## ALU
module ALU #(parameter w = 8) (
    clk, rst, CE, IN_valid, MODE, CMD, OPA, OPB, Cin,
    ERR, RES, OF, COUT, G, L, E);
    input clk;
    input rst;
    input CE;
    input [1:0] IN_valid;
    input MODE;
    input [3:0] CMD;
    input [w-1:0] OPA;
    input [w-1:0] OPB;
    input Cin;
    output reg ERR;
    output reg OF;
    output reg COUT;
    output reg G;
    output reg L;
    output reg E;
    output reg [2*w:0] RES;
reg [1:0] IN_valid_t;
reg [3:0] CMD_t;
reg MODE_t, Cin_t;
reg [w-1:0] OPA_t, OPB_t;
reg ERR_t, OF_t, COUT_t, G_t, L_t, E_t;
reg [2*w:0] RES_t, RES_m;
reg signed [w-1:0] sOPA, sOPB;
reg signed [2*w:0] sRES;
reg [$clog2(w)-1:0] shift_amount;
always @(posedge clk or posedge rst) begin  
    if(rst) begin
        OPA_t <= 0;
        OPB_t <= 0;
        Cin_t <= 0;
        IN_valid_t <= 0;
        MODE_t <= 0;
        CMD_t <= 0; end
     else if(CE) begin
        OPA_t <= OPA;
        OPB_t <= OPB;
        Cin_t <= Cin;
        IN_valid_t <= IN_valid;
        MODE_t <= MODE;
        CMD_t <= CMD; end   
end
always @(*) begin
    ERR_t = 0;    
    sOPA = 0;
    sOPB = 0;
    sRES = 0;
    shift_amount = 0;
    OF_t = 0;
    COUT_t = 0;
    G_t = 0;
  ...
Size in the first run: roughly 64 flip-flops, ~12000 sq um of cells after synthesis.
make LEC_CHECK=0 CAP_MARGIN=20 CORE_ASPECT_RATIO=0.5 CORE_MARGIN=8 CORE_UTILIZATION=45 CTS_CLUSTER_DIAMETER=332 CTS_CLUSTER_SIZE=98 PLACE_DENSITY=0.35 SLEW_MARGIN=20 TNS_END_PERCENT=10 finish   # period 6.0 ns
run.sh (not shown) runs the stock make flow with config.mk's settings and CLKGATE_MAP_FILE=.
The baseline completed with no timing, DRC or antenna violations.
Next try:
- CORE_ASPECT_RATIO: 0.5 -> 0.74
- CORE_MARGIN: 8 -> 2
- CORE_UTILIZATION: 45 -> 72
- CTS_CLUSTER_DIAMETER: 332 -> unset
- PLACE_DENSITY: 0.35 -> 0.36
- TNS_END_PERCENT: 10 -> unset
- clock period: 6.0 -> 5.81 ns (I/O delays scaled with it)
What happened: Die area decreases by 45%; combinational power increases by about 6%; cell count decreases by 7.7%; non-clock buffer count decreases by 17; total power increases by 5.6%; register-to-register slack gets worse by 0.06 ns.

* * *

The RTL this note starts from:
==> flow/design.v <==
module ALU #(parameter w = 8) (
    clk, rst, CE, IN_valid, MODE, CMD, OPA, OPB, Cin,
    ERR, RES, OF, COUT, G, L, E);
    input clk;
    input rst;
    input CE;
    input [1:0] IN_valid;
    input MODE;
    input [3:0] CMD;
    input [w-1:0] OPA;
    input [w-1:0] OPB;
    input Cin;
    output reg ERR;
    output reg OF;
    output reg COUT;
    output reg G;
    output reg L;
    output reg E;
    output reg [2*w:0] RES;
reg [1:0] IN_valid_t;
reg [3:0] CMD_t;
reg MODE_t, Cin_t;
reg [w-1:0] OPA_t, OPB_t;
reg ERR_t, OF_t, COUT_t, G_t, L_t, E_t;
reg [2*w:0] RES_t, RES_m;
reg signed [w-1:0] sOPA, sOPB;
reg signed [2*w:0] sRES;
reg [$clog2(w)-1:0] shift_amount;
always @(posedge clk or posedge rst) begin  
    if(rst) begin
        OPA_t <= 0;
        OPB_t <= 0;
        Cin_t <= 0;
        IN_valid_t <= 0;
        MODE_t <= 0;
        CMD_t <= 0; end
     else if(CE) begin
        OPA_t <= OPA;
        OPB_t <= OPB;
        Cin_t <= Cin;
        IN_valid_t <= IN_valid;
        MODE_t <= MODE;
        CMD_t <= CMD; end   
end
always @(*) begin
    ERR_t = 0;    
    sOPA = 0;
    sOPB = 0;
    sRES = 0;
    shift_amount = 0;
    OF_t = 0;
    COUT_t = 0;
    G_t = 0;
    L_t = 0;
    E_t = 0;
    RES_t = 0;
    if(MODE_t) begin
        case(CMD_t)
            4'b0000: begin 
                        if(IN_valid_t == 2'b11) begin
                            RES_t = OPA_t + OPB_t;
                            COUT_t = RES_t[w]; end
                        else ERR_t = 1; end
            4'b0001: begin 
                        if(IN_valid_t == 2'b11) begin
                            RES_t = OPA_t - OPB_t;
                            OF_t = (OPA_t < OPB_t) ? 1 : 0; end
                        else ERR_t = 1; end
            4'b0010: begin 
                        if(IN_valid_t == 2'b11) begin
                            RES_t = OPA_t + OPB_t + Cin_t;
                            COUT_t = RES_t[w]; end
                        else ERR_t = 1; end
            4'b0011: begin 
                        if(IN_valid_t == 2'b11) begin
                            RES_t = OPA_t - OPB_t - Cin_t;
                            OF_t = (OPA_t < (OPB_t + Cin_t)); end
                        else ERR_t = 1; end
            4'b0100: begin 
                        if(IN_valid_t[0] == 1'b1) begin
                            RES_t = OPA_t + 1'b1;
                            COUT_t = RES_t[w]; end
                        else ERR_t = 1; end
            4'b0101: begin 
                        if(IN_valid_t[0] == 1'b1) begin
                            RES_t = OPA_t - 1'b1;
                            OF_t = RES_t[w]; end
                        else ERR_t = 1; end
            4'b0110: begin 
                        if(IN_valid_t[1] == 1'b1) begin
                            RES_t = OPB_t + 1'b1;
                            COUT_t = RES_t[w]; end
                        else ERR_t = 1; end
            4'b0111: begin 
                        if(IN_valid_t[1] == 1'b1) begin
                            RES_t = OPB_t - 1'b1;
                            OF_t = RES_t[w]; end
                        else ERR_t = 1; end
            4'b1000: begin 
                        if(IN_valid_t == 2'b11) begin
                            E_t = (OPA_t == OPB_t) ? 1 : 0;
                            L_t = (OPA_t < OPB_t) ? 1 : 0;
                            G_t = (OPA_t > OPB_t) ? 1 : 0; end
                        else ERR_t = 1; end
            4'b1001: begin 
                        if(IN_valid_t == 2'b11) begin
                            RES_t = (OPA_t + 1) * (OPB_t + 1); end
                        else ERR_t = 1; end
            4'b1010: begin 
                        if(IN_valid_t == 2'b11) begin
                            RES_t = (OPA_t << 1) * OPB_t; end
                        else ERR_t = 1; end
            4'b1011: begin
                        if(IN_valid_t == 2'b11) begin
                            sOPA = $signed(OPA_t);
                            sOPB = $signed(OPB_t);
                            sRES = sOPA + sOPB;
                            RES_t = sRES;
                            OF_t = ((sOPA[w-1] == sOPB[w-1]) && (sRES[w-1] != sOPA[w-1]));
                            E_t = (sOPA == sOPB) ? 1 : 0;
                            L_t = (sOPA < sOPB) ? 1 : 0;
                            G_t = (sOPA > sOPB) ? 1 : 0; end
                        else ERR_t = 1; end
            4'b1100: begin
                        if(IN_valid_t == 2'b11) begin
                            sOPA = $signed(OPA_t);
                            sOPB = $signed(OPB_t);
                            sRES = sOPA - sOPB;
                            RES_t = sRES;
                            OF_t = ((sOPA[w-1] != sOPB[w-1]) && (sRES[w-1] != sOPA[w-1]));
                            E_t = (sOPA == sOPB) ? 1 : 0;
                            L_t = (sOPA < sOPB) ? 1 : 0;
                            G_t = (sOPA > sOPB) ? 1 : 0; end
                        else ERR_t = 1; end
            default: begin
                        RES_t = 0;
                        COUT_t = 1'b0;
                        OF_t = 1'b0;
                        G_t = 1'b0;
                        E_t = 1'b0;
                        L_t = 1'b0;
                        ERR_t = 1'b1; end
             endcase
             end
    else begin 
        case(CMD_t)
          4'b0000: begin
                      if(IN_valid_t == 2'b11) begin
                          RES_t = OPA_t & OPB_t; end
                      else ERR_t = 1; end
          4'b0001: begin
                      if(IN_valid_t == 2'b11) begin
                          RES_t = ~(OPA_t & OPB_t);
                          RES_t[2*w-1 : 8] = 0; end
                      else ERR_t = 1; end
          4'b0010: begin
                      if(IN_valid_t == 2'b11) begin
                          RES_t = OPA_t | OPB_t; end
                      else ERR_t = 1; end
          4'b0011: begin
                      if(IN_valid_t == 2'b11) begin
                          RES_t = ~(OPA_t | OPB_t);
                          RES_t[2*w-1 : 8] = 0; end
                      else ERR_t = 1; end
          4'b0100: begin
                      if(IN_valid_t == 2'b11) begin
                          RES_t = OPA_t ^ OPB_t; end
                      else ERR_t = 1; end
          4'b0101: begin
                      if(IN_valid_t == 2'b11) begin
                          RES_t = ~(OPA_t ^ OPB_t);
                          RES_t[2*w-1 : 8] = 0; end
                      else ERR_t = 1; end
          4'b0110: begin
                      if(IN_valid_t[0] == 1'b1) begin
                          RES_t = ~OPA_t;
                          RES_t[2*w-1 : 8] = 0; end
                      else ERR_t = 1; end
          4'b0111: begin
                      if(IN_valid_t[1] == 1'b1) begin
                          RES_t = ~OPB_t;
                          RES_t[2*w-1 : 8] = 0; end
                      else ERR_t = 1; end
          4'b1000: begin
                      if(IN_valid_t[0] == 1'b1) begin
                          RES_t = OPA_t >> 1; end
                      else ERR_t = 1; end
          4'b1001: begin
                      if(IN_valid_t[0] == 1'b1) begin
                          RES_t = OPA_t << 1; end
                      else ERR_t = 1; end
          4'b1010: begin
                      if(IN_valid_t[1] == 1'b1) begin
                          RES_t = OPB_t >> 1; end
                      else ERR_t = 1; end
          4'b1011: begin
                      if(IN_valid_t[1] == 1'b1) begin
                          RES_t = OPB_t << 1; end
                      else ERR_t = 1; end
          4'b1100: begin 
                      if(IN_valid_t == 2'b11) begin
                          if( |(OPB_t[(w-1) : ($clog2(w)+1)]))
                               ERR_t = 1;
                          else begin
                               shift_amount = OPB_t[$clog2(w)-1:0];
                               RES_t = {1'b0, ((OPA_t << shift_amount) | OPA_t >> (w - shift_amount))}; end end
                      else  ERR_t = 1; end
          4'b1101: begin 
                      if(IN_valid_t == 2'b11) begin
                          if( |(OPB_t[(w-1) : ($clog2(w)+1)]))
                               ERR_t = 1;
                          else begin
                               shift_amount = OPB_t[$clog2(w)-1:0];
                               RES_t = {1'b0, ((OPA_t >> shift_amount) | OPA_t << (w - shift_amount))}; end end
                      else  ERR_t = 1; end
          default: begin
                        RES_t = 0;
                        ERR_t = 1'b1; end
             endcase
             end
end
always @(posedge clk or posedge rst) begin
    if (rst) begin
        RES  <= 0;
        COUT <= 0;
        OF   <= 0;
        G    <= 0;
        L    <= 0;
        E    <= 0;
        ERR  <= 0;
        RES_m <= 0;
    end 
    else if (CE) begin
        if ((CMD_t == 4'b1001 || CMD_t == 4'b1010) && MODE_t == 1) begin
            RES_m <= RES_t;
            RES <= RES_m;
        end
        else
            RES <= RES_t;
            COUT <= COUT_t;
            OF   <= OF_t;
            G    <= G_t;
            L    <= L_t;
            E    <= E_t;
            ERR  <= ERR_t;
  end
end
endmodule
make LEC_CHECK=0 CAP_MARGIN=25 CELL_PAD_IN_SITES_DETAIL_PLACEMENT=0 CELL_PAD_IN_SITES_GLOBAL_PLACEMENT=2 CORE_ASPECT_RATIO=0.5 CORE_MARGIN=7 CORE_UTILIZATION=44 CTS_CLUSTER_DIAMETER=389 CTS_CLUSTER_SIZE=98 PLACE_DENSITY=0.39 SETUP_SLACK_MARGIN=-0.7 SLEW_MARGIN=20 TNS_END_PERCENT=15 finish   # period 7.44 ns
Edit:
Settings changed: CAP_MARGIN 25 to 20, CELL_PAD_IN_SITES_DETAIL_PLACEMENT 0 to default, CELL_PAD_IN_SITES_GLOBAL_PLACEMENT 2 to default, CORE_ASPECT_RATIO 0.5 to default, CORE_MARGIN 7 to 2, CORE_UTILIZATION 44 to 40, CTS_CLUSTER_DIAMETER 389 to default, CTS_CLUSTER_SIZE 98 to default, PLACE_DENSITY 0.39 to default, SETUP_SLACK_MARGIN -0.7 to default, TNS_END_PERCENT 15 to default.
Clock period 7.44 ns to 6.0 ns, I/O delays scaled along.
What happened: Design area climbs by a few percent; setup slack is worse by 0.24 ns; wire length came out lower by a few percent; combinational power is higher by a quarter to a third; count of clock-buffer cells in the layout is higher by 1; area after synthesis is unchanged; total power is higher by a quarter to a third.
Edit:
Settings changed: CORE_UTILIZATION 40 to 58.
Clock period 6.0 ns to 4.1 ns, I/O delays scaled along.
Now the flow finished with setup timing left.
Total power came out higher by 110%.
Sequential cell count does not change.
Worst setup slack got worse by 1.7 ns.
First-iteration DRC count grows by 39%.
Routed wire length rose by 16%.
Die size drops by 30%.
Edit:
Settings changed: CORE_UTILIZATION 58 to 40.
Clock period 4.1 ns to 5.79 ns, I/O delays scaled along.
The changed run completed without violations.
Routed wire length went down by 14%.
Area after synthesis stays the same.
Critical path depth went up by 2.
Utilization went down by 32 points.
Global-route usage went down by 16 points.
Final area went down by 14%.
Edit:
Settings changed: CORE_UTILIZATION 40 to 72, CTS_CLUSTER_DIAMETER from default to 28, CTS_CLUSTER_SIZE from default to 47, PLACE_DENSITY_LB_ADDON from default to 0.0.
Clock period 5.79 ns to 4.77 ns, I/O delays scaled along.
The new run never finished: it broke off in global routing.
Synthesized area does not change.
Die area falls by 44%.
Synthesized cell count does not change.
Edit:
Settings changed: CORE_UTILIZATION 72 to 39, CTS_CLUSTER_DIAMETER 28 to default, CTS_CLUSTER_SIZE 47 to default, PLACE_DENSITY_LB_ADDON 0.0 to default.
Clock period 4.77 ns to 5.79 ns, I/O delays scaled along.
With this change the flow passed the timing, DRC and antenna checks.
Die area increases by 82%.
Synthesized area is unchanged.
Synthesized cell count does not change.
Power is estimated from default activity; no workload was simulated.
